==> design.v <==
module processor
(
	input wire clk_i,
	input wire rst_i,
	input wire stall_i,
	output wire [31:0] addr_o,
	input wire [31:0] data_i,
	output wire [31:0] data_o,
	output wire [3:0] data_w_o,
	output wire [2:0] data_mode_o,
	input wire [7:0] extio_in,
	output wire [7:0] extio_out
);
	wire stall_cpu; wire mwait_cpu; wire irq_cpu; wire irq_ack_cpu; wire exception_cpu; wire data_b_cpu; wire data_h_cpu; wire data_access_cpu;
	wire [31:0] irq_vector_cpu; wire [31:0] inst_addr_cpu; wire [31:0] inst_in_cpu; wire [31:0] data_addr_cpu; wire [31:0] data_in_cpu; wire [31:0] data_out_cpu;
	wire [3:0] data_w_cpu;
	assign data_mode_o = {data_b_cpu,data_h_cpu,data_access_cpu};
	datapath core
	(
		.clock(clk_i),
		.reset(rst_i),
		.stall(stall_cpu),
		.mwait(mwait_cpu),
		.irq_vector(irq_vector_cpu),
		.irq(irq_cpu),
		.irq_ack(irq_ack_cpu),
		.exception(exception_cpu),
		.inst_addr(inst_addr_cpu),
		.inst_in(inst_in_cpu),
		.data_addr(data_addr_cpu),
		.data_in(data_in_cpu),
		.data_out(data_out_cpu),
		.data_w(data_w_cpu),
		.data_b(data_b_cpu),
		.data_h(data_h_cpu),
		.data_access(data_access_cpu)
	);
	interrupt_controller int_control
	(
		.clock(clk_i),
		.reset(rst_i),
		.stall(stall_i),
		.stall_cpu(stall_cpu),
		.mwait_cpu(mwait_cpu),
		.irq_vector_cpu(irq_vector_cpu),
		.irq_cpu(irq_cpu),
		.irq_ack_cpu(irq_ack_cpu),
		.exception_cpu(exception_cpu),
		.inst_addr_cpu(inst_addr_cpu),
		.inst_in_cpu(inst_in_cpu),
		.data_addr_cpu(data_addr_cpu),
		.data_in_cpu(data_in_cpu),
		.data_out_cpu(data_out_cpu),
		.data_w_cpu(data_w_cpu),
		.data_access_cpu(data_access_cpu),
		.addr_mem(addr_o),
		.data_read_mem(data_i),
		.data_write_mem(data_o),
		.data_we_mem(data_w_o),
		.extio_in(extio_in),
		.extio_out(extio_out)
	);
endmodule
module datapath
(
	input wire clock,
	input wire reset,
	input wire stall,
	input wire mwait,
	input wire [31:0] irq_vector,
	input wire irq,
	output wire irq_ack,
	output wire exception,
	output wire [31:0] inst_addr,
	input wire [31:0] inst_in,
	output wire [31:0] data_addr,
	input wire [31:0] data_in,
	output reg [31:0] data_out,
	output reg [3:0] data_w,
	output wire data_b,
	output wire data_h,
	output wire data_access
);
	wire [31:0] inst_in_s; reg [31:0] data_in_s; reg [31:0] pc; reg [31:0] pc_last;
	reg [31:0] pc_last2; wire [31:0] pc_plus4; wire [31:0] pc_next;
	wire [31:0] result; wire [31:0] branch; wire [31:0] ext32b;
	wire [31:0] ext32h; wire [31:0] alu_src1; wire [31:0] alu_src2;
	wire [31:12] ext32;
	wire [6:0] opcode; wire [6:0] funct7;
	wire [2:0] funct3;
	wire [3:0] read_reg1; wire [3:0] read_reg2; wire [3:0] write_reg;
	wire [4:0] rs1; wire [4:0] rs2; wire [4:0] rd;
	wire [31:0] write_data; wire [31:0] read_data1; wire [31:0] read_data2;
	wire [31:0] imm_i; wire [31:0] imm_s; wire [31:0] imm_sb;
	wire [31:0] imm_uj; wire [31:0] branch_src1; wire [31:0] branch_src2;
	wire [31:12] imm_u;
	wire wreg; wire zero; wire less_than; wire branch_taken; wire jump_taken; reg stall_reg;
	wire irq_ack_s; reg irq_ack_s_dly; reg bds; wire data_access_s; reg data_access_s_dly;
	wire reg_write_ctl; wire alu_src1_ctl; wire sig_read_ctl; wire reg_to_mem; wire mem_to_reg; wire except;
	wire [1:0] jump_ctl; wire [1:0] mem_write_ctl; wire [1:0] mem_read_ctl;
	wire [2:0] alu_src2_ctl; wire [2:0] branch_ctl;
	wire [3:0] alu_op_ctl;
	reg [4:0] rs1_r; reg [4:0] rs2_r; reg [4:0] rd_r;
	reg [31:0] imm_i_r; reg [31:0] imm_s_r; reg [31:0] imm_sb_r; reg [31:0] imm_uj_r;
	reg [31:12] imm_u_r;
	reg reg_write_ctl_r; reg alu_src1_ctl_r; reg sig_read_ctl_r; reg reg_to_mem_r; reg mem_to_reg_r;
	reg [1:0] jump_ctl_r; reg [1:0] mem_write_ctl_r; reg [1:0] mem_read_ctl_r;
	reg [2:0] alu_src2_ctl_r; reg [2:0] branch_ctl_r;
	reg [3:0] alu_op_ctl_r;
	always @(posedge clock or posedge reset) begin
		if (reset == 1'b1) begin
			pc <= {32{1'b0}};
			pc_last <= {32{1'b0}};
			pc_last2 <= {32{1'b0}};
		end else begin
			if (stall == 1'b0) begin
				pc <= pc_next;
				pc_last <= pc;
				pc_last2 <= pc_last;
			end
		end
	end
	assign pc_plus4 = pc + 4;
	assign pc_next = (irq == 1'b1 && irq_ack_s == 1'b1) || except == 1'b1 ? 
	irq_vector : branch_taken == 1'b1 || jump_taken == 1'b1 ? 
	branch : data_access_s == 1'b1 ?
	pc_last : pc_plus4;
	assign irq_ack_s = irq == 1'b1 && bds == 1'b0 && branch_taken == 1'b0 && jump_taken == 1'b0 && reg_to_mem_r == 1'b0 && mem_to_reg_r == 1'b0 ? 1'b1 : 1'b0;
	assign irq_ack = irq_ack_s_dly;
	assign exception = except == 1'b1 ? 1'b1 : 1'b0;
	always @(posedge clock or posedge reset) begin
		if (reset == 1'b1) begin
			irq_ack_s_dly <= 1'b0;
			bds <= 1'b0;
			data_access_s_dly <= 1'b0;
			stall_reg <= 1'b0;
		end else begin
			stall_reg <= stall;
			if (stall == 1'b0) begin
				data_access_s_dly <= data_access_s;
				if (mwait == 1'b0) begin
					irq_ack_s_dly <= irq_ack_s;
					if (branch_taken == 1'b1 || jump_taken == 1'b1) begin
						bds <= 1'b1;
					end
					else begin
						bds <= 1'b0;
					end
				end
			end
		end
	end
	assign inst_in_s = data_access_s == 1'b1 || except == 1'b1 || branch_taken == 1'b1 || 
		jump_taken == 1'b1 || bds == 1'b1 || irq_ack_s == 1'b1 ? 32'h00000000 : 
		{inst_in[7:0],inst_in[15:8],inst_in[23:16],inst_in[31:24]};
	assign opcode = inst_in_s[6:0];
	assign funct3 = inst_in_s[14:12];
	assign funct7 = inst_in_s[31:25];
	assign rd = inst_in_s[11:7];
	assign rs1 = inst_in_s[19:15];
	assign rs2 = inst_in_s[24:20];
	assign imm_i = {ext32[31:12],inst_in_s[31:20]};
	assign imm_s = {ext32[31:12],inst_in_s[31:25],inst_in_s[11:7]};
	assign imm_sb = {ext32[31:13],inst_in_s[31],inst_in_s[7],inst_in_s[30:25],inst_in_s[11:8],1'b0};
	assign imm_u = inst_in_s[31:12];
	assign imm_uj = {ext32[31:21],inst_in_s[31],inst_in_s[19:12],inst_in_s[20],inst_in_s[30:21],1'b0};
	assign ext32 = inst_in_s[31] == 1'b1 ? {20{1'b1}} : {20{1'b0}};
	control control_unit
	(
		.opcode(opcode),
		.funct3(funct3),
		.funct7(funct7),
		.reg_write(reg_write_ctl),
		.alu_src1(alu_src1_ctl),
		.alu_src2(alu_src2_ctl),
		.alu_op(alu_op_ctl),
		.jump(jump_ctl),
		.branch(branch_ctl),
		.mem_write(mem_write_ctl),
		.mem_read(mem_read_ctl),
		.sig_read(sig_read_ctl)
	);
	assign reg_to_mem = mem_write_ctl != 2'b00 ? 1'b1 : 1'b0;
	assign mem_to_reg = mem_read_ctl != 2'b00 ? 1'b1 : 1'b0;
	always @(posedge clock or posedge reset) begin
		if (reset == 1'b1) begin
			rd_r <= {5{1'b0}};
			rs1_r <= {5{1'b0}};
			rs2_r <= {5{1'b0}};
			imm_i_r <= {32{1'b0}};
			imm_s_r <= {32{1'b0}};
			imm_sb_r <= {32{1'b0}};
			imm_u_r <= {20{1'b0}};
			imm_uj_r <= {32{1'b0}};
			reg_write_ctl_r <= 1'b0;
			alu_src1_ctl_r <= 1'b0;
			alu_src2_ctl_r <= {3{1'b0}};
			alu_op_ctl_r <= {4{1'b0}};
			jump_ctl_r <= {2{1'b0}};
			branch_ctl_r <= {3{1'b0}};
			mem_write_ctl_r <= {2{1'b0}};
			mem_read_ctl_r <= {2{1'b0}};
			sig_read_ctl_r <= 1'b0;
			reg_to_mem_r <= 1'b0;
			mem_to_reg_r <= 1'b0;
		end else begin
			if (stall == 1'b0 && mwait == 1'b0) begin
				rd_r <= rd;
				rs1_r <= rs1;
				rs2_r <= rs2;
				imm_i_r <= imm_i;
				imm_s_r <= imm_s;
				imm_sb_r <= imm_sb;
				imm_u_r <= imm_u;
				imm_uj_r <= imm_uj;
				reg_write_ctl_r <= reg_write_ctl;
				alu_src1_ctl_r <= alu_src1_ctl;
				alu_src2_ctl_r <= alu_src2_ctl;
				alu_op_ctl_r <= alu_op_ctl;
				jump_ctl_r <= jump_ctl;
				branch_ctl_r <= branch_ctl;
				mem_write_ctl_r <= mem_write_ctl;
				mem_read_ctl_r <= mem_read_ctl;
				sig_read_ctl_r <= sig_read_ctl;
				reg_to_mem_r <= reg_to_mem;
				mem_to_reg_r <= mem_to_reg;
			end
		end
	end
	reg_bank register_bank
	(
		.clock(clock),
		.read_reg1(read_reg1),
		.read_reg2(read_reg2),
		.write_reg(write_reg),
		.wreg(wreg),
		.write_data(write_data),
		.read_data1(read_data1),
		.read_data2(read_data2)
	);
	assign read_reg1 = rs1_r[3:0];
	assign read_reg2 = rs2_r[3:0];
	assign write_reg = rd_r[3:0];
	assign wreg = (reg_write_ctl_r | mem_to_reg_r) &  ~mwait &  ~stall_reg;
	alu alu
	(
		.op1(alu_src1),
		.op2(alu_src2),
		.alu_op(alu_op_ctl_r),
		.result(result),
		.zero(zero),
		.less_than(less_than)
	);
	assign alu_src1 = alu_src1_ctl_r == 1'b0 ? read_data1 : pc_last2;
	assign alu_src2 = alu_src2_ctl_r == 3'b000 ? {imm_u_r,12'h000} : alu_src2_ctl_r == 3'b001 ? 
		imm_i_r : alu_src2_ctl_r == 3'b010 ? imm_s_r : alu_src2_ctl_r == 3'b011 ? 
		pc : alu_src2_ctl_r == 3'b100 ? {24'h000000,3'b000,rs2_r} : read_data2;
	assign branch_src1 = jump_ctl_r == 2'b11 ? read_data1 : pc_last2;
	assign branch_src2 = jump_ctl_r == 2'b10 ? imm_uj_r : jump_ctl_r == 2'b11 ? imm_i_r : imm_sb_r;
	assign branch = branch_src1 + branch_src2;
	assign branch_taken = (zero == 1'b1 && branch_ctl_r == 3'b001) || 
		(zero == 1'b0 && branch_ctl_r == 3'b010) || (less_than == 1'b1 && branch_ctl_r == 3'b011) || 
		(less_than == 1'b0 && branch_ctl_r == 3'b100) || (less_than == 1'b1 && branch_ctl_r == 3'b101) || 
		(less_than == 1'b0 && branch_ctl_r == 3'b110) ? 1'b1 : 1'b0;
	assign except = branch_ctl_r == 3'b111 ? 1'b1 : 1'b0;
	assign jump_taken = jump_ctl_r != 2'b00 ? 1'b1 : 1'b0;
	assign inst_addr = pc;
	assign data_addr = result;
	assign data_b = mem_read_ctl_r == 2'b01 || mem_write_ctl_r == 2'b01 ? 1'b1 : 1'b0;
	assign data_h = mem_read_ctl_r == 2'b10 || mem_write_ctl_r == 2'b10 ? 1'b1 : 1'b0;
	assign data_access_s = reg_to_mem_r == 1'b1 || mem_to_reg_r == 1'b1 ? 1'b1 : 1'b0;
	assign data_access = data_access_s == 1'b1 && data_access_s_dly == 1'b0 ? 1'b1 : 1'b0;
	always @(mem_write_ctl_r, result, read_data2) begin
		case (mem_write_ctl_r)
		2'b11 : begin
			data_out <= {read_data2[7:0],read_data2[15:8],read_data2[23:16],read_data2[31:24]};
			data_w <= 4'b1111;
		end
		2'b01 : begin
			data_out <= {read_data2[7:0],read_data2[7:0],read_data2[7:0],read_data2[7:0]};
			case (result[1:0])
			2'b11 : begin data_w <= 4'b0001; end
			2'b10 : begin data_w <= 4'b0010; end
			2'b01 : begin data_w <= 4'b0100; end
			default : begin data_w <= 4'b1000; end
			endcase
		end
		2'b10 : begin
			data_out <= {read_data2[7:0],read_data2[15:8],read_data2[7:0],read_data2[15:8]};
			case (result[1])
			1'b1 : begin data_w <= 4'b0011; end
			default : begin data_w <= 4'b1100; end
			endcase
			end
		default : begin
			data_out <= {read_data2[7:0],read_data2[15:8],read_data2[23:16],read_data2[31:24]};
			data_w <= 4'b0000;
		end
		endcase
	end
	always @(mem_read_ctl_r, result, data_in) begin
		case (mem_read_ctl_r)
		2'b01 : begin
			case (result[1:0])
			2'b11 : begin data_in_s <= {24'h000000,data_in[7:0]}; end
			2'b10 : begin data_in_s <= {24'h000000,data_in[15:8]}; end
			2'b01 : begin data_in_s <= {24'h000000,data_in[23:16]}; end
			default : begin data_in_s <= {24'h000000,data_in[31:24]}; end
			endcase
		end
		2'b10 : begin
			case (result[1])
			1'b1 : begin data_in_s <= {16'h0000,data_in[7:0],data_in[15:8]}; end
			default : begin data_in_s <= {16'h0000,data_in[23:16],data_in[31:24]}; end
			endcase
		end
		default : begin
			data_in_s <= {data_in[7:0],data_in[15:8],data_in[23:16],data_in[31:24]};
		end
		endcase
	end
	assign ext32b = (data_in_s[7] == 1'b0 || sig_read_ctl_r == 1'b0) ? 
		{24'h000000,data_in_s[7:0]} : {24'hffffff,data_in_s[7:0]};
	assign ext32h = (data_in_s[15] == 1'b0 || sig_read_ctl_r == 1'b0) ? 
		{16'h0000,data_in_s[15:0]} : {16'hffff,data_in_s[15:0]};
	assign write_data = mem_read_ctl_r == 2'b11 ? data_in_s : mem_read_ctl_r == 2'b01 ? 
		ext32b : mem_read_ctl_r == 2'b10 ? ext32h : jump_taken == 1'b1 ? 
		pc_last : result;
endmodule
module control
(
	input wire [6:0] opcode,
	input wire [2:0] funct3,
	input wire [6:0] funct7,
	output reg reg_write,
	output reg alu_src1,
	output reg [2:0] alu_src2,
	output reg [3:0] alu_op,
	output reg [1:0] jump,
	output reg [2:0] branch,
	output reg [1:0] mem_write,
	output reg [1:0] mem_read,
	output reg sig_read
);
	always @(opcode, funct3, funct7) begin
		case (opcode)			 
		7'b0110111 : begin		 
			reg_write <= 1'b1;
			alu_src1 <= 1'b0;
			alu_src2 <= 3'b000;
			alu_op <= 4'b0110;
			jump <= 2'b00;
			branch <= 3'b000;
			mem_write <= 2'b00;
			mem_read <= 2'b00;
			sig_read <= 1'b0;
		end
		7'b0010111 : begin		 
			reg_write <= 1'b1;
			alu_src1 <= 1'b1;
			alu_src2 <= 3'b000;
			alu_op <= 4'b0100;
			jump <= 2'b00;
			branch <= 3'b000;
			mem_write <= 2'b00;
			mem_read <= 2'b00;
			sig_read <= 1'b0;
		end
		7'b1101111 : begin		 
			reg_write <= 1'b1;
			alu_src1 <= 1'b0;
			alu_src2 <= 3'b011;
			alu_op <= 4'b0110;
			jump <= 2'b10;
			branch <= 3'b000;
			mem_write <= 2'b00;
			mem_read <= 2'b00;
			sig_read <= 1'b0;
		end
		7'b1100111 : begin		 
			reg_write <= 1'b1;
			alu_src1 <= 1'b0;
			alu_src2 <= 3'b011;
			alu_op <= 4'b0110;
			jump <= 2'b11;
			branch <= 3'b000;
			mem_write <= 2'b00;
			mem_read <= 2'b00;
			sig_read <= 1'b0;
		end
		7'b1100011 : begin		 
			case (funct3)
			3'b000 : begin		 
				reg_write <= 1'b0;
				alu_src1 <= 1'b0;
				alu_src2 <= 3'b101;
				alu_op <= 4'b0101;
				jump <= 2'b00;
				branch <= 3'b001;
				mem_write <= 2'b00;
				mem_read <= 2'b00;
				sig_read <= 1'b0;
			end
			3'b001 : begin		 
				reg_write <= 1'b0;
				alu_src1 <= 1'b0;
				alu_src2 <= 3'b101;
				alu_op <= 4'b0101;
				jump <= 2'b00;
				branch <= 3'b010;
				mem_write <= 2'b00;
				mem_read <= 2'b00;
				sig_read <= 1'b0;
			end
			3'b100 : begin		 
				reg_write <= 1'b0;
				alu_src1 <= 1'b0;
				alu_src2 <= 3'b101;
				alu_op <= 4'b0111;
				jump <= 2'b00;
				branch <= 3'b011;
				mem_write <= 2'b00;
				mem_read <= 2'b00;
				sig_read <= 1'b0;
			end
			3'b101 : begin		 
				reg_write <= 1'b0;
				alu_src1 <= 1'b0;
				alu_src2 <= 3'b101;
				alu_op <= 4'b0111;
				jump <= 2'b00;
				branch <= 3'b100;
				mem_write <= 2'b00;
				mem_read <= 2'b00;
				sig_read <= 1'b0;
			end
			3'b110 : begin		 
				reg_write <= 1'b0;
				alu_src1 <= 1'b0;
				alu_src2 <= 3'b101;
				alu_op <= 4'b1000;
				jump <= 2'b00;
				branch <= 3'b101;
				mem_write <= 2'b00;
				mem_read <= 2'b00;
				sig_read <= 1'b0;
			end
			3'b111 : begin		 
				reg_write <= 1'b0;
				alu_src1 <= 1'b0;
				alu_src2 <= 3'b101;
				alu_op <= 4'b1000;
				jump <= 2'b00;
				branch <= 3'b110;
				mem_write <= 2'b00;
				mem_read <= 2'b00;
				sig_read <= 1'b0;
			end
			default : begin
				reg_write <= 1'b0;
				alu_src1 <= 1'b0;
				alu_src2 <= 3'b000;
				alu_op <= 4'b0000;
				jump <= 2'b00;
				branch <= 3'b000;
				mem_write <= 2'b00;
				mem_read <= 2'b00;
				sig_read <= 1'b0;
			end
			endcase
		end
		7'b0000011 : begin		 
			case (funct3)
			3'b000 : begin		 
				reg_write <= 1'b1;
				alu_src1 <= 1'b0;
				alu_src2 <= 3'b001;
				alu_op <= 4'b0100;
				jump <= 2'b00;
				branch <= 3'b000;
				mem_write <= 2'b00;
				mem_read <= 2'b01;
				sig_read <= 1'b1;
			end
			3'b001 : begin		 
				reg_write <= 1'b1;
				alu_src1 <= 1'b0;
				alu_src2 <= 3'b001;
				alu_op <= 4'b0100;
				jump <= 2'b00;
				branch <= 3'b000;
				mem_write <= 2'b00;
				mem_read <= 2'b10;
				sig_read <= 1'b1;
			end
			3'b010 : begin		 
				reg_write <= 1'b1;
				alu_src1 <= 1'b0;
				alu_src2 <= 3'b001;
				alu_op <= 4'b0100;
				jump <= 2'b00;
				branch <= 3'b000;
				mem_write <= 2'b00;
				mem_read <= 2'b11;
				sig_read <= 1'b1;
			end
			3'b100 : begin		 
				reg_write <= 1'b1;
				alu_src1 <= 1'b0;
				alu_src2 <= 3'b001;
				alu_op <= 4'b0100;
				jump <= 2'b00;
				branch <= 3'b000;
				mem_write <= 2'b00;
				mem_read <= 2'b01;
				sig_read <= 1'b0;
			end
			3'b101 : begin		 
				reg_write <= 1'b1;
				alu_src1 <= 1'b0;
				alu_src2 <= 3'b001;
				alu_op <= 4'b0100;
				jump <= 2'b00;
				branch <= 3'b000;
				mem_write <= 2'b00;
				mem_read <= 2'b10;
				sig_read <= 1'b0;
			end
			default : begin
				reg_write <= 1'b0;
				alu_src1 <= 1'b0;
				alu_src2 <= 3'b000;
				alu_op <= 4'b0000;
				jump <= 2'b00;
				branch <= 3'b000;
				mem_write <= 2'b00;
				mem_read <= 2'b00;
				sig_read <= 1'b0;
			end
			endcase
		end
		7'b0100011 : begin		 
			case (funct3)
			3'b000 : begin		 
				reg_write <= 1'b0;
				alu_src1 <= 1'b0;
				alu_src2 <= 3'b010;
				alu_op <= 4'b0100;
				jump <= 2'b00;
				branch <= 3'b000;
				mem_write <= 2'b01;
				mem_read <= 2'b00;
				sig_read <= 1'b0;
			end
			3'b001 : begin		 
				reg_write <= 1'b0;
				alu_src1 <= 1'b0;
				alu_src2 <= 3'b010;
				alu_op <= 4'b0100;
				jump <= 2'b00;
				branch <= 3'b000;
				mem_write <= 2'b10;
				mem_read <= 2'b00;
				sig_read <= 1'b0;
			end
			3'b010 : begin		 
				reg_write <= 1'b0;
				alu_src1 <= 1'b0;
				alu_src2 <= 3'b010;
				alu_op <= 4'b0100;
				jump <= 2'b00;
				branch <= 3'b000;
				mem_write <= 2'b11;
				mem_read <= 2'b00;
				sig_read <= 1'b0;
			end
			default : begin
				reg_write <= 1'b0;
				alu_src1 <= 1'b0;
				alu_src2 <= 3'b000;
				alu_op <= 4'b0000;
				jump <= 2'b00;
				branch <= 3'b000;
				mem_write <= 2'b00;
				mem_read <= 2'b00;
				sig_read <= 1'b0;
			end
			endcase
		end
		7'b0010011 : begin		 
			case (funct3)
			3'b000 : begin		 
				reg_write <= 1'b1;
				alu_src1 <= 1'b0;
				alu_src2 <= 3'b001;
				alu_op <= 4'b0100;
				jump <= 2'b00;
				branch <= 3'b000;
				mem_write <= 2'b00;
				mem_read <= 2'b00;
				sig_read <= 1'b0;
			end
			3'b010 : begin		 
				reg_write <= 1'b1;
				alu_src1 <= 1'b0;
				alu_src2 <= 3'b001;
				alu_op <= 4'b0111;
				jump <= 2'b00;
				branch <= 3'b000;
				mem_write <= 2'b00;
				mem_read <= 2'b00;
				sig_read <= 1'b0;
			end
			3'b011 : begin		 
				reg_write <= 1'b1;
				alu_src1 <= 1'b0;
				alu_src2 <= 3'b001;
				alu_op <= 4'b1000;
				jump <= 2'b00;
				branch <= 3'b000;
				mem_write <= 2'b00;
				mem_read <= 2'b00;
				sig_read <= 1'b0;
			end
			3'b100 : begin		 
				reg_write <= 1'b1;
				alu_src1 <= 1'b0;
				alu_src2 <= 3'b001;
				alu_op <= 4'b0010;
				jump <= 2'b00;
				branch <= 3'b000;
				mem_write <= 2'b00;
				mem_read <= 2'b00;
				sig_read <= 1'b0;
			end
			3'b110 : begin		 
				reg_write <= 1'b1;
				alu_src1 <= 1'b0;
				alu_src2 <= 3'b001;
				alu_op <= 4'b0001;
				jump <= 2'b00;
				branch <= 3'b000;
				mem_write <= 2'b00;
				mem_read <= 2'b00;
				sig_read <= 1'b0;
			end
			3'b111 : begin		 
				reg_write <= 1'b1;
				alu_src1 <= 1'b0;
				alu_src2 <= 3'b001;
				alu_op <= 4'b0000;
				jump <= 2'b00;
				branch <= 3'b000;
				mem_write <= 2'b00;
				mem_read <= 2'b00;
				sig_read <= 1'b0;
			end
			3'b001 : begin		 
				reg_write <= 1'b1;
				alu_src1 <= 1'b0;
				alu_src2 <= 3'b100;
				alu_op <= 4'b1001;
				jump <= 2'b00;
				branch <= 3'b000;
				mem_write <= 2'b00;
				mem_read <= 2'b00;
				sig_read <= 1'b0;
			end
			3'b101 : begin
				case (funct7)
				7'b0000000 : begin	 
					reg_write <= 1'b1;
					alu_src1 <= 1'b0;
					alu_src2 <= 3'b100;
					alu_op <= 4'b1010;
					jump <= 2'b00;
					branch <= 3'b000;
					mem_write <= 2'b00;
					mem_read <= 2'b00;
					sig_read <= 1'b0;
				end
				7'b0100000 : begin	 
					reg_write <= 1'b1;
					alu_src1 <= 1'b0;
					alu_src2 <= 3'b100;
					alu_op <= 4'b1100;
					jump <= 2'b00;
					branch <= 3'b000;
					mem_write <= 2'b00;
					mem_read <= 2'b00;
					sig_read <= 1'b0;
				end
				default : begin
					reg_write <= 1'b0;
					alu_src1 <= 1'b0;
					alu_src2 <= 3'b000;
					alu_op <= 4'b0000;
					jump <= 2'b00;
					branch <= 3'b000;
					mem_write <= 2'b00;
					mem_read <= 2'b00;
					sig_read <= 1'b0;
				end
				endcase
			end
			default : begin
				reg_write <= 1'b0;
				alu_src1 <= 1'b0;
				alu_src2 <= 3'b000;
				alu_op <= 4'b0000;
				jump <= 2'b00;
				branch <= 3'b000;
				mem_write <= 2'b00;
				mem_read <= 2'b00;
				sig_read <= 1'b0;
			end
			endcase
		end
		7'b0110011 : begin		 
			case (funct3)
			3'b000 : begin
				case (funct7)
				7'b0000000 : begin
				reg_write <= 1'b1;
				alu_src1 <= 1'b0;
				alu_src2 <= 3'b101;
				alu_op <= 4'b0100;
				jump <= 2'b00;
				branch <= 3'b000;
				mem_write <= 2'b00;
				mem_read <= 2'b00;
				sig_read <= 1'b0;
				end
				7'b0100000 : begin
				reg_write <= 1'b1;
				alu_src1 <= 1'b0;
				alu_src2 <= 3'b101;
				alu_op <= 4'b0101;
				jump <= 2'b00;
				branch <= 3'b000;
				mem_write <= 2'b00;
				mem_read <= 2'b00;
				sig_read <= 1'b0;
				end
				default : begin
				reg_write <= 1'b0;
				alu_src1 <= 1'b0;
				alu_src2 <= 3'b000;
				alu_op <= 4'b0000;
				jump <= 2'b00;
				branch <= 3'b000;
				mem_write <= 2'b00;
				mem_read <= 2'b00;
				sig_read <= 1'b0;
				end
				endcase
			end
			3'b001 : begin			 
				reg_write <= 1'b1;
				alu_src1 <= 1'b0;
				alu_src2 <= 3'b101;
				alu_op <= 4'b1001;
				jump <= 2'b00;
				branch <= 3'b000;
				mem_write <= 2'b00;
				mem_read <= 2'b00;
				sig_read <= 1'b0;
			end
			3'b010 : begin			 
				reg_write <= 1'b1;
				alu_src1 <= 1'b0;
				alu_src2 <= 3'b101;
				alu_op <= 4'b0111;
				jump <= 2'b00;
				branch <= 3'b000;
				mem_write <= 2'b00;
				mem_read <= 2'b00;
				sig_read <= 1'b0;
			end
			3'b011 : begin			 
				reg_write <= 1'b1;
				alu_src1 <= 1'b0;
				alu_src2 <= 3'b101;
				alu_op <= 4'b1000;
				jump <= 2'b00;
				branch <= 3'b000;
				mem_write <= 2'b00;
				mem_read <= 2'b00;
				sig_read <= 1'b0;
			end
			3'b100 : begin			 
				reg_write <= 1'b1;
				alu_src1 <= 1'b0;
				alu_src2 <= 3'b101;
				alu_op <= 4'b0010;
				jump <= 2'b00;
				branch <= 3'b000;
				mem_write <= 2'b00;
				mem_read <= 2'b00;
				sig_read <= 1'b0;
			end
			3'b101 : begin
				case (funct7)		
				7'b0000000 : begin	 
					reg_write <= 1'b1;
					alu_src1 <= 1'b0;
					alu_src2 <= 3'b101;
					alu_op <= 4'b1010;
					jump <= 2'b00;
					branch <= 3'b000;
					mem_write <= 2'b00;
					mem_read <= 2'b00;
					sig_read <= 1'b0;
				end
				7'b0100000 : begin	 
					reg_write <= 1'b1;
					alu_src1 <= 1'b0;
					alu_src2 <= 3'b101;
					alu_op <= 4'b1100;
					jump <= 2'b00;
					branch <= 3'b000;
					mem_write <= 2'b00;
					mem_read <= 2'b00;
					sig_read <= 1'b0;
				end
				default : begin
					reg_write <= 1'b0;
					alu_src1 <= 1'b0;
					alu_src2 <= 3'b000;
					alu_op <= 4'b0000;
					jump <= 2'b00;
					branch <= 3'b000;
					mem_write <= 2'b00;
					mem_read <= 2'b00;
					sig_read <= 1'b0;
				end
				endcase
			end
			3'b110 : begin			 
				reg_write <= 1'b1;
				alu_src1 <= 1'b0;
				alu_src2 <= 3'b101;
				alu_op <= 4'b0001;
				jump <= 2'b00;
				branch <= 3'b000;
				mem_write <= 2'b00;
				mem_read <= 2'b00;
				sig_read <= 1'b0;
			end
			3'b111 : begin			 
				reg_write <= 1'b1;
				alu_src1 <= 1'b0;
				alu_src2 <= 3'b101;
				alu_op <= 4'b0000;
				jump <= 2'b00;
				branch <= 3'b000;
				mem_write <= 2'b00;
				mem_read <= 2'b00;
				sig_read <= 1'b0;
			end
			default : begin
				reg_write <= 1'b0;
				alu_src1 <= 1'b0;
				alu_src2 <= 3'b000;
				alu_op <= 4'b0000;
				jump <= 2'b00;
				branch <= 3'b000;
				mem_write <= 2'b00;
				mem_read <= 2'b00;
				sig_read <= 1'b0;
			end
			endcase
		end
		7'b1110011 : begin		 
			reg_write <= 1'b0;
			alu_src1 <= 1'b0;
			alu_src2 <= 3'b000;
			alu_op <= 4'b0000;
			jump <= 2'b00;
			branch <= 3'b111;
			mem_write <= 2'b00;
			mem_read <= 2'b00;
			sig_read <= 1'b0;
		end
		default : begin
			reg_write <= 1'b0;
			alu_src1 <= 1'b0;
			alu_src2 <= 3'b000;
			alu_op <= 4'b0000;
			jump <= 2'b00;
			branch <= 3'b000;
			mem_write <= 2'b00;
			mem_read <= 2'b00;
			sig_read <= 1'b0;
		end
		endcase
	end
endmodule
module reg_bank
(
	input wire clock,
	input wire [3:0] read_reg1,
	input wire [3:0] read_reg2,
	input wire [3:0] write_reg,
	input wire wreg,
	input wire [31:0] write_data,
	output wire [31:0] read_data1,
	output wire [31:0] read_data2
);
	reg [31:0] registers[0:15];
	always @(posedge clock) begin
		if (write_reg != 4'b0000 && wreg == 1'b1) begin
			registers[write_reg] <= write_data;
		end
	end
	assign read_data1 = read_reg1 != 4'b0000 ? registers[read_reg1] : {32{1'b0}};
	assign read_data2 = read_reg2 != 4'b0000 ? registers[read_reg2] : {32{1'b0}};
endmodule
module alu
(
	input wire [31:0] op1,
	input wire [31:0] op2,
	input wire [3:0] alu_op,
	output wire [31:0] result,
	output wire zero,
	output wire less_than
);
	reg [31:0] r; wire [31:0] shift;
	wire [4:0] shift_op2;
	wire [32:0] addsub;
	wire less; wire lshift; wire logical;
	always @(op1, op2, alu_op, addsub, less, shift_op2, shift) begin
		case (alu_op)
		4'b0000 : begin r <= op1 & op2; end
		4'b0001 : begin r <= op1 | op2; end
		4'b0010 : begin r <= op1 ^ op2; end
		4'b0100, 4'b0101 : begin r <= addsub[31:0]; end
		4'b0110 : begin r <= op2; end
		4'b0111,4'b1000 : begin r <= {28'h0000000,3'b000,less}; end
		default : begin r <= shift; end
		endcase
	end
	assign addsub = alu_op > 4'b0100 ? ({1'b0,op1}) - ({1'b0,op2}) : ({1'b0,op1}) + ({1'b0,op2});
	assign less = op1[31] == op2[31] || alu_op == 4'b1000 ? addsub[32] : op1[31];
	assign less_than = less;
	assign zero =  ~(r[31] | r[30] | r[29] | r[28] | r[27] | r[26] | 
		r[25] | r[24] | r[23] | r[22] | r[21] | r[20] | r[19] | 
		r[18] | r[17] | r[16] | r[15] | r[14] | r[13] | r[12] | 
		r[11] | r[10] | r[9] | r[8] | r[7] | r[6] | r[5] | r[4] | 
		r[3] | r[2] | r[1] | r[0]);
	assign shift_op2 = op2[4:0];
	assign lshift = alu_op[0] == 1'b1 ? 1'b1 : 1'b0;
	assign logical = alu_op[2] == 1'b0 ? 1'b1 : 1'b0;
	bshift barrel_shifter
	(
		.lshift(lshift),
		.logical(logical),
		.shift(shift_op2),
		.in(op1),
		.out(shift)
	);
	assign result = r;
endmodule
module bshift
(
	input wire lshift,
	input wire logical,
	input wire [4:0] shift,
	input wire [31:0] in,
	output wire [31:0] out
);
	wire [31:0] shift1l; wire [31:0] shift2l; wire [31:0] shift4l; wire [31:0] shift8l; wire [31:0] shift16l;
	wire [31:0] shift1r; wire [31:0] shift2r; wire [31:0] shift4r; wire [31:0] shift8r; wire [31:0] shift16r;
	wire [31:16] fill;
	assign fill = logical == 1'b0 ? {16{in[31]}} : 16'h0000;
	assign shift1l = shift[0] == 1'b1 ? {in[30:0],1'b0} : in;
	assign shift2l = shift[1] == 1'b1 ? {shift1l[29:0],2'b00} : shift1l;
	assign shift4l = shift[2] == 1'b1 ? {shift2l[27:0],4'h0} : shift2l;
	assign shift8l = shift[3] == 1'b1 ? {shift4l[23:0],8'h00} : shift4l;
	assign shift16l = shift[4] == 1'b1 ? {shift8l[15:0],16'h0000} : shift8l;
	assign shift1r = shift[0] == 1'b1 ? {fill[31],in[31:1]} : in;
	assign shift2r = shift[1] == 1'b1 ? {fill[31:30],shift1r[31:2]} : shift1r;
	assign shift4r = shift[2] == 1'b1 ? {fill[31:28],shift2r[31:4]} : shift2r;
	assign shift8r = shift[3] == 1'b1 ? {fill[31:24],shift4r[31:8]} : shift4r;
	assign shift16r = shift[4] == 1'b1 ? {fill[31:16],shift8r[31:16]} : shift8r;
	assign out = lshift == 1'b0 ? shift16r : shift16l;
endmodule
module interrupt_controller
(
	input wire clock,
	input wire reset,
	input wire stall,
	output wire stall_cpu,
	output wire mwait_cpu,
	output wire [31:0] irq_vector_cpu,
	output wire irq_cpu,
	input wire irq_ack_cpu,
	input wire exception_cpu,
	input wire [31:0] inst_addr_cpu,
	output wire [31:0] inst_in_cpu,
	input wire [31:0] data_addr_cpu,
	output wire [31:0] data_in_cpu,
	input wire [31:0] data_out_cpu,
	input wire [3:0] data_w_cpu,
	input wire data_access_cpu,
	output wire [31:0] addr_mem,
	input wire [31:0] data_read_mem,
	output wire [31:0] data_write_mem,
	output wire [3:0] data_we_mem,
	input wire [7:0] extio_in,
	output wire [7:0] extio_out
);
	wire [7:0] irq_cause; reg [7:0] irq_mask_reg; reg [7:0] irq_status_reg; reg [7:0] extio_out_reg;
	reg [31:0] periph_data; reg [31:0] irq_vector_reg; reg [31:0] irq_epc_reg; reg [31:0] inst_reg;
	wire interrupt; reg irq; reg data_access_cpu_dly;
	parameter [2:0] irq_idle = 0, irq_int = 1, irq_req = 2, irq_ackn = 3, irq_done = 4;
	reg [2:0] pulse_state;
	reg [2:0] pulse_next_state;
	wire periph_access; reg periph_access_dly; wire periph_access_we;
	wire [3:0] data_we_mem_s;
	always @(posedge clock or posedge reset) begin
		if (reset == 1'b1) begin
			periph_data <= {32{1'b0}};
		end else begin
			if (periph_access == 1'b1) begin
			case (data_addr_cpu[7:4])
			4'b0000 : begin periph_data <= irq_vector_reg; end			 
			4'b0001 : begin periph_data <= {irq_cause[7:0],24'h000000}; end		 
			4'b0010 : begin periph_data <= {irq_mask_reg[7:0],24'h000000}; end	 
			4'b0011 : begin periph_data <= {irq_status_reg,24'h000000}; end		 
			4'b0100 : begin 							 
				periph_data <= {irq_epc_reg[7:0],irq_epc_reg[15:8],irq_epc_reg[23:16],irq_epc_reg[31:24]};
			end
			4'b1000 : begin periph_data <= {extio_in,24'h000000}; end		 
			4'b1001 : begin periph_data <= {extio_out_reg,24'h000000}; end		 
			default : begin periph_data <= data_read_mem; end
			endcase
			end
		end
	end
	assign inst_in_cpu = data_access_cpu == 1'b0 ? data_read_mem : inst_reg;
	assign data_in_cpu = periph_access_dly == 1'b0 ? data_read_mem : periph_data;
	always @(posedge clock or posedge reset) begin
		if (reset == 1'b1) begin
			irq_vector_reg <= {32{1'b0}};
			irq_mask_reg <= {8{1'b0}};
			irq_status_reg <= {8{1'b0}};
			extio_out_reg <= {8{1'b0}};
		end else begin
			if (periph_access == 1'b1 && periph_access_we == 1'b1) begin
				case (data_addr_cpu[7:4])
				4'b0000 : begin				 
					irq_vector_reg <= {data_out_cpu[7:0],data_out_cpu[15:8],data_out_cpu[23:16],data_out_cpu[31:24]};
				end
				4'b0010 : begin				 
					irq_mask_reg <= data_out_cpu[31:24];
				end
				4'b0011 : begin				 
					irq_status_reg <= data_out_cpu[31:24];
				end
				4'b1001 : begin				 
					extio_out_reg <= data_out_cpu[31:24];
				end
				default : begin
				end
				endcase
			end
			if (irq_ack_cpu == 1'b1 || exception_cpu == 1'b1) begin
				irq_status_reg[0] <= 1'b0;		 
			end
		end
	end
	always @(posedge clock or posedge reset) begin
		if (reset == 1'b1) begin
			irq_epc_reg <= 32'h00000000;
		end else begin
			if (((irq == 1'b1 && irq_ack_cpu == 1'b0) || exception_cpu == 1'b1)) begin
				irq_epc_reg <= inst_addr_cpu;
			end
		end
	end
	always @(posedge clock or posedge reset) begin
		if (reset == 1'b1) begin
			pulse_state <= irq_idle;
			pulse_next_state <= irq_idle;
			irq <= 1'b0;
		end else begin
			if (stall == 1'b0) begin
				pulse_state <= pulse_next_state;
				case (pulse_state)
				irq_idle : begin
					if (interrupt == 1'b1 && irq_status_reg[0] == 1'b1) begin
						pulse_next_state <= irq_int;
					end
				end
				irq_int : begin
					irq <= 1'b1;
					pulse_next_state <= irq_req;
				end
				irq_req : begin
					if (irq_ack_cpu == 1'b1) begin
						irq <= 1'b0;
						pulse_next_state <= irq_ackn;
					end
				end
				irq_ackn : begin
					pulse_next_state <= irq_done;
				end
				irq_done : begin
					if (irq_status_reg[0] == 1'b1) begin
						pulse_next_state <= irq_idle;
					end
				end
				default : begin
					pulse_next_state <= irq_idle;
				end
				endcase
			end
		end
	end
	always @(posedge clock or posedge reset) begin
		if (reset == 1'b1) begin
			periph_access_dly <= 1'b0;
			data_access_cpu_dly <= 1'b0;
			inst_reg <= {32{1'b0}};
		end else begin
			if (stall == 1'b0) begin
				periph_access_dly <= periph_access;
				data_access_cpu_dly <= data_access_cpu;
				if ((data_access_cpu == 1'b0)) begin
					inst_reg <= data_read_mem;
				end
			end
		end
	end
	assign periph_access = data_addr_cpu[31:27] == 5'b11110 && data_access_cpu == 1'b1 ? 1'b1 : 1'b0;
	assign periph_access_we = periph_access <= 1'b1 && data_w_cpu != 4'b0000 ? 1'b1 : 1'b0;
	assign addr_mem = data_access_cpu == 1'b1 ? data_addr_cpu : inst_addr_cpu;
	assign data_write_mem = data_out_cpu;
	assign data_we_mem_s = data_access_cpu == 1'b1 && periph_access == 1'b0 ? data_w_cpu : 4'b0000;
	assign data_we_mem = data_we_mem_s;
	assign mwait_cpu = data_access_cpu == 1'b1 && data_access_cpu_dly == 1'b0 ? 1'b1 : 1'b0;
	assign stall_cpu = stall;
	assign interrupt = (irq_cause & irq_mask_reg) == 16'h0000 ? 1'b0 : 1'b1;
	assign irq_cause = extio_in;
	assign irq_cpu = irq;
	assign irq_vector_cpu = irq_vector_reg;
	assign extio_out = extio_out_reg;
endmodule
==> run.sh <==
#!/bin/bash
# the make line also repeats each setting of config.mk as NAME=value (left out here)
make -C /OpenROAD-flow-scripts/flow DESIGN_CONFIG=/design/flow/config.mk WORK_HOME=/design/flow/orfs CLKGATE_MAP_FILE= finish
==> config.mk <==
export PLATFORM = sky130hd
export DESIGN_NAME = processor
export DESIGN_NICKNAME = processor
export VERILOG_FILES = /design/flow/design.v
export SDC_FILE = /design/flow/constraint.sdc
export NUM_CORES = 4
export LEC_CHECK = 0
export CAP_MARGIN = 20
export CORE_MARGIN = 2
export CORE_UTILIZATION = 40
export SETUP_SLACK_MARGIN = -0.03
export SLEW_MARGIN = 20
==> constraint.sdc <==
create_clock -name core_clock -period 11.9 [get_ports {clk_i}]
set_input_delay 2.3800 -clock core_clock [delete_from_list [all_inputs] [get_ports {clk_i}]]
set_output_delay 2.3800 -clock core_clock [all_outputs]
set_load 0.01 [all_outputs]
==> results of run 1 <==
through the flow:
step | TNS [ps] | worst slack [ps] | cells | cell area (sq um) | total power, mW
2_1_floorplan | 0 | 836 | 4814 | 53700 | 5.48
3_3_place_gp | 0 | 588 | 6549 | 57500 | 7.03
3_5_place_dp | 0 | 576 | 6551 | 57500 | 7.05
4_1_cts | 0 | 143 | 6720 | 60600 | 9.96
5_1_grt | -28.9 | -28.9 | 6729 | 60800 | 10.4
6_report | 0 | 295 | 6736 | 60800 | 10.1
cell type report:
class	count	area (sq um)	share of cell area
clock buffer	118	2530	0.0416
inverter	119	458	0.00754
multi-input combinational	3475	28500	0.469
timing repair buffer	371	3220	0.0529
tap	1768	2210	0.0364
clock inverter	50	552	0.00908
antenna	9	22.5	0.000371
sequential	826	23300	0.383
layer usage:
layer  track usage  wire length, microns  vias to the layer above
met4         0.191                 17000                       22
met5       0.00455                   398                        -
met3         0.122                 33700                      786
met2         0.500                102000                     3597
li1              -                     -                    18931
met1         0.453                 90500                    23377
timing repair:
item	in CTS	in global routing
gates resized	1	5
setup buffers	1	4
endpoints found under the hold margin	0	0
endpoints found under the setup margin	5	6
hold buffers	0	0
==> flow_summary.ini, run 1 <==
; implementation run metrics
[sta]
timing.fmax_mhz = 86.2
drv_slew = 0
finalHoldViolCount = 0
maxSlewHeadroom = 0.134
max_slew.worst_pin.slew_ps = 1290
finalCritPeriodShare = 0.975
whs_ps = 475
skew_ps = 71.8
period_minus_slack_ps = 11610
setup_viol_count_final = 0

[finish]
num-fill-cells = 12270
syn2layout_area_growth_pct = 13.5
finalNetCount = 5059
final_core_util = 0.457

[global_routing]
grt_pass1_vias = 44068
track_usage = 0.347
antenna_found_initial = 20
grt_max_degree = 140
grt_pass1_wl_microns = 338000
grt-ovfl-total = 0

[setup_path]
crit_path_end = data_w_o[2]
cp_slowest_stage_delay_ps = 680
critPathTopFamily = AND-OR/OR-AND gates
cp_num_cells = 27
worst_r2r_startpoint = core.imm_u_r[22]
critPathSlowestCell = dfrtp_4
worst_ep_required_time_ps = 9520
regToRegSetupSlack_ps = 1630
crit_fanout = 44
rr_worst_depth = 28
path_buffers = 5
setup.worst_path.start_class = flip-flop
path_class = reg2out
worstSetupEndpointType = output pin
startpoint = core.imm_u_r[22]
crit_arrival_ps = 9230
rr_endpoint = core.pc[1]

[placement]
dp_hpwl_microns = 173000
port_buffers = 121
place_congestion = 1.13

[die]
std_cell_rows = 134
fp.coreArea_sq_mm = 0.133
io_pins = 122
dieHeight_microns = 370
die_area_sq_mm = 0.137
fp_util = 0.402
die_x_microns = 370

[route]
via_count = 46713
routed_via_density = 6.93
ant_nets = 0
route.detailed.wl_per_inst_microns = 36.1
drtIter0Drc = 8132
dr.pass1.iters = 9
routed_wl_microns = 243000
drc = 0

[logic_synthesis]
netlist_top_cells_count = edfxtp_1 (512), nand2_1 (489), dfrtp_1 (313), o21ai_0 (306), mux4_2 (292)
enable_flop_cells = 512
yosysChipArea_sq_mm = 0.0536
avgSynthCellArea_sq_um = 11.2
adder_share = 0.0309
top_cell_area_share = 0.287
ys_cells = 4783
ys.warnings.count = 5
ys.flops = 826
synthAoiAreaFrac = 0.181
synth.area.top_cells = edfxtp_1 (29%), dfrtp_1 (15%), mux4_2 (12%)
netlist.top_cell.by_area = edfxtp_1
synthTopLogicFamily = multiplexers
xor_share = 0.0165
simple_gate_share = 0.0944
ys_sh_mux = 0.202
yosysSeqAreaShare = 0.434
syn_inst = 4783
syn_area_sq_mm = 0.0536
async_flop_share = 0.380
synth.most_common_cell = edfxtp_1
synth-main-ff-cell = edfxtp_1
yosysUniqueCellTypes = 107

[min_path]
hp-start = core.irq_ack_s_dly
hold_path_class = reg2reg
whs_path_depth = 1
holdPathEnd = int_control.irq_status_reg[0]

[power_and_ir_drop]
p_sw_frac = 0.387
leakage_nw = 22.7
combPwrFrac = 0.355
powerSeq_mw = 3.61
powerDensity_mw_per_mm2 = 167
intPower_mw = 6.21
pwr-share-clk = 0.289
p_clk_mw = 2.93
p_seq_frac = 0.356
p_sw_mw = 3.92
ir_worst_vdd_v = 0.000136
power-top-group = sequential cells
pg_comb_mw = 3.60

[status]
status = complete, no violations

[clocking]
clock.latency.late_pin_ps = 740
numCtsBuffers = 92
cts_max_level = 3
cts_root_buf = clkbuf_16
clkTransAtPathRegs_ps = 60
tritoncts = yes
cts_buffer_depth = 3
clock_sink_count = 826

[flow_run]
drv_cap = 0
log.warning_count = 67
==> run 2: changes to the inputs <==
CORE_UTILIZATION = 54   (was 40)
SETUP_SLACK_MARGIN = 1.49   (was -0.03)
clock period = 10.0 ns   (was 11.9 ns; I/O delays follow)
==> run 2 against run 1 <==
Effect of this change:
- clock skew is 43 ps lower
- largest cell class unchanged
- largest power group is now combinational logic
- via count is 3.3% higher
- register-to-register slack worse by 70 ps
- final area is 3.4% higher
- still clean on timing, DRC and antenna
- synthesized cell count stayed put
- sequential share of layout area is 1.3 points lower
==> flow_summary.ini, run 2 <==
; implementation run metrics
[global_routing]
grt_max_degree = 159
track_usage = 0.480
grt_pass1_wl_microns = 346000
antenna_found_initial = 15
grt_pass1_vias = 45205
grt-ovfl-total = 0

[flow_run]
log.warning_count = 67
drv_cap = 0

[die]
die_x_microns = 319
dieHeight_microns = 319
fp_util = 0.545
die_area_sq_mm = 0.102
io_pins = 122
std_cell_rows = 115
fp.coreArea_sq_mm = 0.0983

[setup_path]
rr_endpoint = core.pc[26]
rr_worst_depth = 30
crit_arrival_ps = 7370
crit_path_end = data_w_o[0]
regToRegSetupSlack_ps = 1560
worst_ep_required_time_ps = 8000
path_class = reg2out
cp_slowest_stage_delay_ps = 600
critPathTopFamily = AND-OR/OR-AND gates
cp_num_cells = 26
crit_fanout = 13
startpoint = core.imm_u_r[20]
setup.worst_path.start_class = flip-flop
path_buffers = 3
worst_r2r_startpoint = core.imm_u_r[20]
worstSetupEndpointType = output pin
critPathSlowestCell = or4b_4

[sta]
skew_ps = 28.8
timing.fmax_mhz = 107
drv_slew = 0
finalHoldViolCount = 0
max_slew.worst_pin.slew_ps = 1290
maxSlewHeadroom = 0.133
period_minus_slack_ps = 9370
rsz0062_at_grt = true
setup_viol_count_final = 0
finalCritPeriodShare = 0.937
finalWorstSetupSlack_ps = 635
whs_ps = 483
finalSetupTns_ps = 0

[power_and_ir_drop]
leakage_nw = 24.0
p_seq_frac = 0.346
powerDensity_mw_per_mm2 = 199
intPower_mw = 7.62
pwr-share-clk = 0.272
power-top-group = combinational logic
combPwrFrac = 0.383
total_power_mw = 12.5
ir_worst_vdd_v = 0.000190
p_sw_frac = 0.391
powerSeq_mw = 4.33
p_sw_mw = 4.90
p_clk_mw = 3.40
pg_comb_mw = 4.79

[logic_synthesis]
yosysSeqAreaShare = 0.434
avgSynthCellArea_sq_um = 11.2
ys_cells = 4783
ys.flops = 826
yosysUniqueCellTypes = 107
synth.area.top_cells = edfxtp_1 (29%), dfrtp_1 (15%), mux4_2 (12%)
syn_inst = 4783
xor_share = 0.0165
netlist.top_cell.by_area = edfxtp_1
simple_gate_share = 0.0944
yosysChipArea_sq_mm = 0.0536
syn_area_sq_mm = 0.0536
synth.most_common_cell = edfxtp_1
synth-main-ff-cell = edfxtp_1
ys.warnings.count = 5
adder_share = 0.0309
top_cell_area_share = 0.287
enable_flop_cells = 512
netlist_top_cells_count = edfxtp_1 (512), nand2_1 (489), dfrtp_1 (313), o21ai_0 (306), mux4_2 (292)
synthAoiAreaFrac = 0.181
ys_sh_mux = 0.202
synthTopLogicFamily = multiplexers
async_flop_share = 0.380

[placement]
dp_hpwl_microns = 175000
place_congestion = 1.10
port_buffers = 121
dp_slack_ps = -16.9

[route]
ant_nets = 0
via_count = 48275
routed_via_density = 7.50
drtIter0Drc = 8129
drc = 0
dr.pass1.iters = 10
route.detailed.wl_per_inst_microns = 38.6
routed_wl_microns = 248000

[min_path]
hold_path_class = reg2reg
holdPathEnd = int_control.irq_epc_reg[2]
whs_path_depth = 2
hp-start = int_control.irq_epc_reg[2]

[clocking]
numCtsBuffers = 88
tritoncts = yes
clkTransAtPathRegs_ps = 60
cts_root_buf = clkbuf_16
cts_buffer_depth = 3
clock_sink_count = 826
clock.latency.late_pin_ps = 710
cts_max_level = 3

[finish]
finalNetCount = 5248
final_core_util = 0.640
syn2layout_area_growth_pct = 17.4

[status]
status = complete, no violations
[run 2: metrics by stage]
stage               cell area (sq um)  cells
floorplan                       53800   4814
global placement                57700   6163
detailed placement              57700   6163
CTS                             62000   6392
global route                    62800   6430
finish                          62900   6438
[run 2: what timing repair did]
action                     CTS  global route
pin swaps                   72            57
setup endpoints to repair  560           249
gates resized              256           136
gates cloned                 4             2
buffers inserted            68            33
hold buffers                 0             0
[run 2: area by class of cell]
cell class	count	area [sq um]
Sequential cell	826	23300
Inverter	119	450
Clock inverter	43	499
Clock buffer	114	2430
Tap cell	1287	1610
Antenna cell	10	25.0
Fill cell	7644	35400
Timing Repair Buffer	564	4980
Multi-Input combinational cell	3475	29600
[run 2: metal layers]
metal	share of wire	wire length [microns]	GRT usage
met3	0.15	37400	0.167
met1	0.36	89100	0.638
met2	0.41	101000	0.671
met4	0.083	20700	0.303
met5	0.00062	154	0
==> run 3: changes to the inputs <==
CORE_UTILIZATION = 66   (was 54)
CTS_CLUSTER_DIAMETER = 67   (was default)
CTS_CLUSTER_SIZE = 50   (was default)
GPL_ROUTABILITY_DRIVEN = 1   (was default)
MAX_ROUTING_LAYER = met4   (was default)
MIN_ROUTING_LAYER = met1   (was default)
PLACE_DENSITY_LB_ADDON = 0.01   (was default)
SETUP_SLACK_MARGIN = default   (was 1.49)
TNS_END_PERCENT = 10   (was default)
clock period = 9.11 ns   (was 10.0 ns; I/O delays follow)
==> run 3 against run 2 <==
Effect of this change:
- synthesized cell count unchanged
- area after synthesis unchanged
- die area down 18%
- the run now fails in 5_1_grt
==> flow_summary.ini, run 3 <==
; yosys + openroad results
[logic_synthesis]
synth-main-ff-cell = edfxtp_1
ys.flops = 826
syn_inst = 4783
syn_area_sq_mm = 0.0536
synth.most_common_cell = edfxtp_1
yosysUniqueCellTypes = 107
yosysChipArea_sq_mm = 0.0536
synthTopLogicFamily = multiplexers
async_flop_share = 0.380
netlist_top_cells_count = edfxtp_1 (512), nand2_1 (489), dfrtp_1 (313), o21ai_0 (306), mux4_2 (292)
yosysSeqAreaShare = 0.434
ys_cells = 4783
ys_sh_mux = 0.202
synthAoiAreaFrac = 0.181
ys.warnings.count = 5
netlist.top_cell.by_area = edfxtp_1
simple_gate_share = 0.0944
top_cell_area_share = 0.287
xor_share = 0.0165
avgSynthCellArea_sq_um = 11.2
enable_flop_cells = 512
adder_share = 0.0309
synth.area.top_cells = edfxtp_1 (29%), dfrtp_1 (15%), mux4_2 (12%)

[clocking]
clock_sink_count = 826
cts_max_level = 2
numCtsBuffers = 47
ctsHoldBuffers = 0
cts_root_buf = clkbuf_16
cts_buffer_depth = 3

[die]
fp_util = 0.666
die_area_sq_mm = 0.0834
die_x_microns = 289
dieHeight_microns = 289
fp.coreArea_sq_mm = 0.0804
io_pins = 122
std_cell_rows = 104

[placement]
dp_cells = 6069
port_buffers = 121
place_area_sq_mm = 0.0584
dp_hpwl_microns = 182000
dp_slack_ps = -726
place_congestion = 1.16

[status]
status = stopped before the end
last-stage-reached = 5_1_grt
[run 3: repair_timing]
action / CTS
setup endpoints to repair: 176
gates cloned: 1
hold endpoints to repair: 0
pin swaps: 27
setup buffers: 22
gates resized: 107
[run 3: metrics by stage]
step	util	TNS, ps
global placement	0.726	-4360
floorplan	-	-22.0
CTS	0.756	-100
detailed placement	0.726	-3190
==> run 4: changes to the inputs <==
CORE_UTILIZATION = 65   (was 66)
CTS_CLUSTER_DIAMETER = 32   (was 67)
CTS_CLUSTER_SIZE = default   (was 50)
GPL_ROUTABILITY_DRIVEN = default   (was 1)
HOLD_SLACK_MARGIN = -0.08   (was default)
MIN_ROUTING_LAYER = default   (was met1)
PLACE_DENSITY_LB_ADDON = default   (was 0.01)
SETUP_SLACK_MARGIN = 1.98   (was default)
TNS_END_PERCENT = default   (was 10)
clock period = 9.79 ns   (was 9.11 ns; I/O delays follow)
==> run 4 against run 3 <==
Effect of this change:
- the run again fails in 5_1_grt
- die area increased by 1.5%
- synthesized cell count unchanged
- area after synthesis unchanged
==> flow_summary.ini, run 4 <==
; yosys + openroad results
[logic_synthesis]
top_cell_area_share = 0.287
synth.area.top_cells = edfxtp_1 (29%), dfrtp_1 (15%), mux4_2 (12%)
ys_sh_mux = 0.202
netlist_top_cells_count = edfxtp_1 (512), nand2_1 (489), dfrtp_1 (313), o21ai_0 (306), mux4_2 (292)
ys.flops = 826
xor_share = 0.0165
yosysSeqAreaShare = 0.434
ys_cells = 4783
syn_inst = 4783
synthTopLogicFamily = multiplexers
adder_share = 0.0309
synth-main-ff-cell = edfxtp_1
netlist.top_cell.by_area = edfxtp_1
yosysChipArea_sq_mm = 0.0536
enable_flop_cells = 512
avgSynthCellArea_sq_um = 11.2
yosysUniqueCellTypes = 107
syn_area_sq_mm = 0.0536
async_flop_share = 0.380
synthAoiAreaFrac = 0.181
synth.most_common_cell = edfxtp_1
ys.warnings.count = 5
simple_gate_share = 0.0944

[clocking]
numCtsBuffers = 143
cts_max_level = 4
ctsHoldBuffers = 0
cts_root_buf = clkbuf_16
cts_buffer_depth = 3
clock_sink_count = 826

[die]
io_pins = 122
die_x_microns = 291
fp_util = 0.654
dieHeight_microns = 291
std_cell_rows = 105
die_area_sq_mm = 0.0847
fp.coreArea_sq_mm = 0.0818

[placement]
place_congestion = 1.15
dp_hpwl_microns = 177000
dp_slack_ps = 113
port_buffers = 121
dp_cells = 5882
place_area_sq_mm = 0.0570

[status]
tool.error = [ERROR GRT-0116] Global routing finished with congestion. Check the congestion regions in the DRC Viewer.
last-stage-reached = 5_1_grt
status = stopped before the end

[global_routing]
grt-ovfl-total = 3
track_usage = 0.811
==> run 4: layer usage <==
| layer | overflow | global-route usage |
|---|---|---|
| met3 | 0 | 0.694 |
| met1 | 0 | 0.823 |
| met4 | 1 | 0.735 |
| met2 | 2 | 0.921 |
| met5 | - | - |
==> run 4: what timing repair did <==
| item | 4_1_cts |
|---|---|
| endpoints found under the hold margin | 0 |
| pin swaps | 78 |
| buffers inserted | 97 |
| gates cloned | 5 |
| gates resized | 281 |
| endpoints found under the setup margin | 724 |
==> run 5: changes to the inputs <==
CORE_UTILIZATION = 61   (was 65)
CTS_CLUSTER_DIAMETER = 30   (was 32)
HOLD_SLACK_MARGIN = default   (was -0.08)
MAX_ROUTING_LAYER = default   (was met4)
SETUP_SLACK_MARGIN = 2.05   (was 1.98)
clock period = 7.14 ns   (was 9.79 ns; I/O delays follow)
==> run 5 against run 4 <==
Effect of this change:
- the flow again stops in 5_1_grt
- die area grew 6.5%
- synthesized cell count is the same
- area after synthesis is the same
==> flow_summary.ini, run 5 <==
; yosys + openroad results
[logic_synthesis]
yosysUniqueCellTypes = 107
xor_share = 0.0165
syn_inst = 4783
adder_share = 0.0309
ys.warnings.count = 5
simple_gate_share = 0.0944
ys_sh_mux = 0.202
ys.flops = 826
yosysSeqAreaShare = 0.434
synth.most_common_cell = edfxtp_1
netlist.top_cell.by_area = edfxtp_1
synth-main-ff-cell = edfxtp_1
synthAoiAreaFrac = 0.181
synthTopLogicFamily = multiplexers
async_flop_share = 0.380
ys_cells = 4783
avgSynthCellArea_sq_um = 11.2
synth.area.top_cells = edfxtp_1 (29%), dfrtp_1 (15%), mux4_2 (12%)
syn_area_sq_mm = 0.0536
netlist_top_cells_count = edfxtp_1 (512), nand2_1 (489), dfrtp_1 (313), o21ai_0 (306), mux4_2 (292)
enable_flop_cells = 512
top_cell_area_share = 0.287
yosysChipArea_sq_mm = 0.0536

[die]
std_cell_rows = 108
dieHeight_microns = 300
fp.coreArea_sq_mm = 0.0869
die_area_sq_mm = 0.0902
io_pins = 122
die_x_microns = 300
fp_util = 0.616

[clocking]
clock_sink_count = 826
cts_buffer_depth = 3
ctsHoldBuffers = 0
cts_max_level = 4
numCtsBuffers = 167
cts_root_buf = clkbuf_16

[status]
tool.error = [ERROR GRT-0232] Routing congestion too high. Check the congestion heatmap in the GUI.
last-stage-reached = 5_1_grt
status = stopped before the end

[placement]
place_congestion = 1.16
port_buffers = 121
dp_hpwl_microns = 185000

[global_routing]
grt-ovfl-total = 156
track_usage = 0.820
-- run 5: metal layers --
layer	overflow	GRT usage
met1	5	0.835
met2	74	0.932
met3	17	0.725
met4	60	0.776
met5	0	0.477
-- run 5: through the flow --
step	cell area (sq um)	cells	worst slack [ps]
after floorplan	54200	4814	-383
after global placement	62300	6551	-1360
after detailed placement	62300	6551	-1470
after CTS	70000	6928	-1860
-- run 5: what timing repair did --
item	in CTS
cloned	10
pin swaps	88
buffers inserted	54
endpoints found under the setup margin	750
resized	312
==> run 6: changes to the inputs <==
ABC_AREA = 1   (was default)
CAP_MARGIN = 0   (was 20)
CORE_UTILIZATION = 72   (was 61)
CTS_CLUSTER_DIAMETER = 330   (was 30)
CTS_CLUSTER_SIZE = 96   (was default)
PLACE_DENSITY = 0.39   (was default)
SETUP_SLACK_MARGIN = 1.47   (was 2.05)
clock period = 4.98 ns   (was 7.14 ns; I/O delays follow)
==> run 6 against run 5 <==
Effect of this change:
- the run again fails in 5_1_grt
- die area decreased by 13%
- synthesized cell count increased by 52%
- area after synthesis increased by 2.4%
==> flow_summary.ini, run 6 <==
; yosys + openroad results
[die]
fp_util = 0.725
io_pins = 122
fp.coreArea_sq_mm = 0.0757
dieHeight_microns = 280
die_area_sq_mm = 0.0784
std_cell_rows = 101
die_x_microns = 280

[global_routing]
grt-ovfl-total = 959
track_usage = 0.856

[clocking]
cts_root_buf = clkbuf_16
cts_buffer_depth = 3
clock_sink_count = 826
cts_max_level = 1
numCtsBuffers = 12

[logic_synthesis]
ys.flops = 826
yosysUniqueCellTypes = 75
avgSynthCellArea_sq_um = 7.55
async_flop_share = 0.380
xor_share = 0.00878
ys_sh_mux = 0.00157
synth.area.top_cells = edfxtp_1 (28%), dfrtp_1 (14%), nand2_1 (12%)
netlist_top_cells_count = nand2_1 (1746), inv_1 (827), o21ai_0 (783), nand3_1 (707), edfxtp_1 (512)
yosysSeqAreaShare = 0.423
top_cell_area_share = 0.280
simple_gate_share = 0.231
synthAoiAreaFrac = 0.203
synth-main-ff-cell = edfxtp_1
netlist.top_cell.by_area = edfxtp_1
syn_area_sq_mm = 0.0549
enable_flop_cells = 512
yosysChipArea_sq_mm = 0.0549
ys.warnings.count = 5
synthTopLogicFamily = simple AND/OR/NAND/NOR gates
adder_share = 0.0302
synth.most_common_cell = nand2_1
syn_inst = 7267
ys_cells = 7267

[status]
last-stage-reached = 5_1_grt
status = stopped before the end
tool.error = [ERROR GRT-0232] Routing congestion too high. Check the congestion heatmap in the GUI.

[placement]
port_buffers = 121
dp_cells = 8971
dp_hpwl_microns = 173000
place_congestion = 1.24
[run 6: metrics by stage]
step | setup WS (ps) | area, sq um
3_3_place_gp | -2280 | 65300
3_5_place_dp | -2560 | 65300
4_1_cts | -2520 | 67400
2_1_floorplan | -1270 | 56500
[run 6: what timing repair did]
action / 4_1_cts
pin swaps: 130
setup endpoints to repair: 794
gates cloned: 8
gates resized: 344
hold buffers: 0
setup buffers: 94
[run 6: routing by layer]
| metal | overflow | track usage |
|---|---|---|
| met1 | 48 | 0.873 |
| met2 | 515 | 0.978 |
| met3 | 71 | 0.728 |
| met4 | 316 | 0.829 |
| met5 | 9 | 0.532 |
==> run 7: changes to the inputs <==
ABC_AREA = default   (was 1)
CAP_MARGIN = 20   (was 0)
CORE_UTILIZATION = 59   (was 72)
CTS_CLUSTER_DIAMETER = default   (was 330)
CTS_CLUSTER_SIZE = default   (was 96)
PLACE_DENSITY = default   (was 0.39)
SETUP_SLACK_MARGIN = 1.95   (was 1.47)
clock period = 7.14 ns   (was 4.98 ns; I/O delays follow)
==> run 7 against run 6 <==
Effect of this change:
- the run again fails in 5_1_grt
- synthesized cell count is 34% lower
- die area rose by 19%
- area after synthesis fell by 2.4%
==> flow_summary.ini, run 7 <==
; yosys + openroad results
[logic_synthesis]
synth.area.top_cells = edfxtp_1 (29%), dfrtp_1 (15%), mux4_2 (12%)
ys_cells = 4783
xor_share = 0.0165
ys.warnings.count = 5
avgSynthCellArea_sq_um = 11.2
yosysUniqueCellTypes = 107
ys.flops = 826
netlist_top_cells_count = edfxtp_1 (512), nand2_1 (489), dfrtp_1 (313), o21ai_0 (306), mux4_2 (292)
syn_area_sq_mm = 0.0536
netlist.top_cell.by_area = edfxtp_1
enable_flop_cells = 512
async_flop_share = 0.380
yosysChipArea_sq_mm = 0.0536
synthTopLogicFamily = multiplexers
syn_inst = 4783
adder_share = 0.0309
synth.most_common_cell = edfxtp_1
simple_gate_share = 0.0944
synth-main-ff-cell = edfxtp_1
ys_sh_mux = 0.202
synthAoiAreaFrac = 0.181
top_cell_area_share = 0.287
yosysSeqAreaShare = 0.434

[placement]
place_area_sq_mm = 0.0622
port_buffers = 121
place_congestion = 1.12
dp_slack_ps = -1560
dp_cells = 6569
dp_hpwl_microns = 191000

[die]
fp_util = 0.595
die_area_sq_mm = 0.0932
io_pins = 122
dieHeight_microns = 305
std_cell_rows = 110
fp.coreArea_sq_mm = 0.0900
die_x_microns = 305

[clocking]
clock_sink_count = 826
cts_buffer_depth = 3
cts_root_buf = clkbuf_16
ctsHoldBuffers = 0
cts_max_level = 3
numCtsBuffers = 89

[status]
last-stage-reached = 5_1_grt
status = stopped before the end
## run 7: timing repair
item | CTS
gates resized | 406
endpoints found under the setup margin | 745
pin swaps | 103
gates cloned | 6
buffers inserted | 77
## run 7: stage by stage
step           power, mW  hold slack, ps  TNS (ps)
2_1_floorplan       9.21             432     -1570
3_3_place_gp        12.6             460   -382120
3_5_place_dp        12.8             467   -442450
4_1_cts             18.1             466   -459850
Power figures rest on the tool's default switching activity, not on a simulated workload.
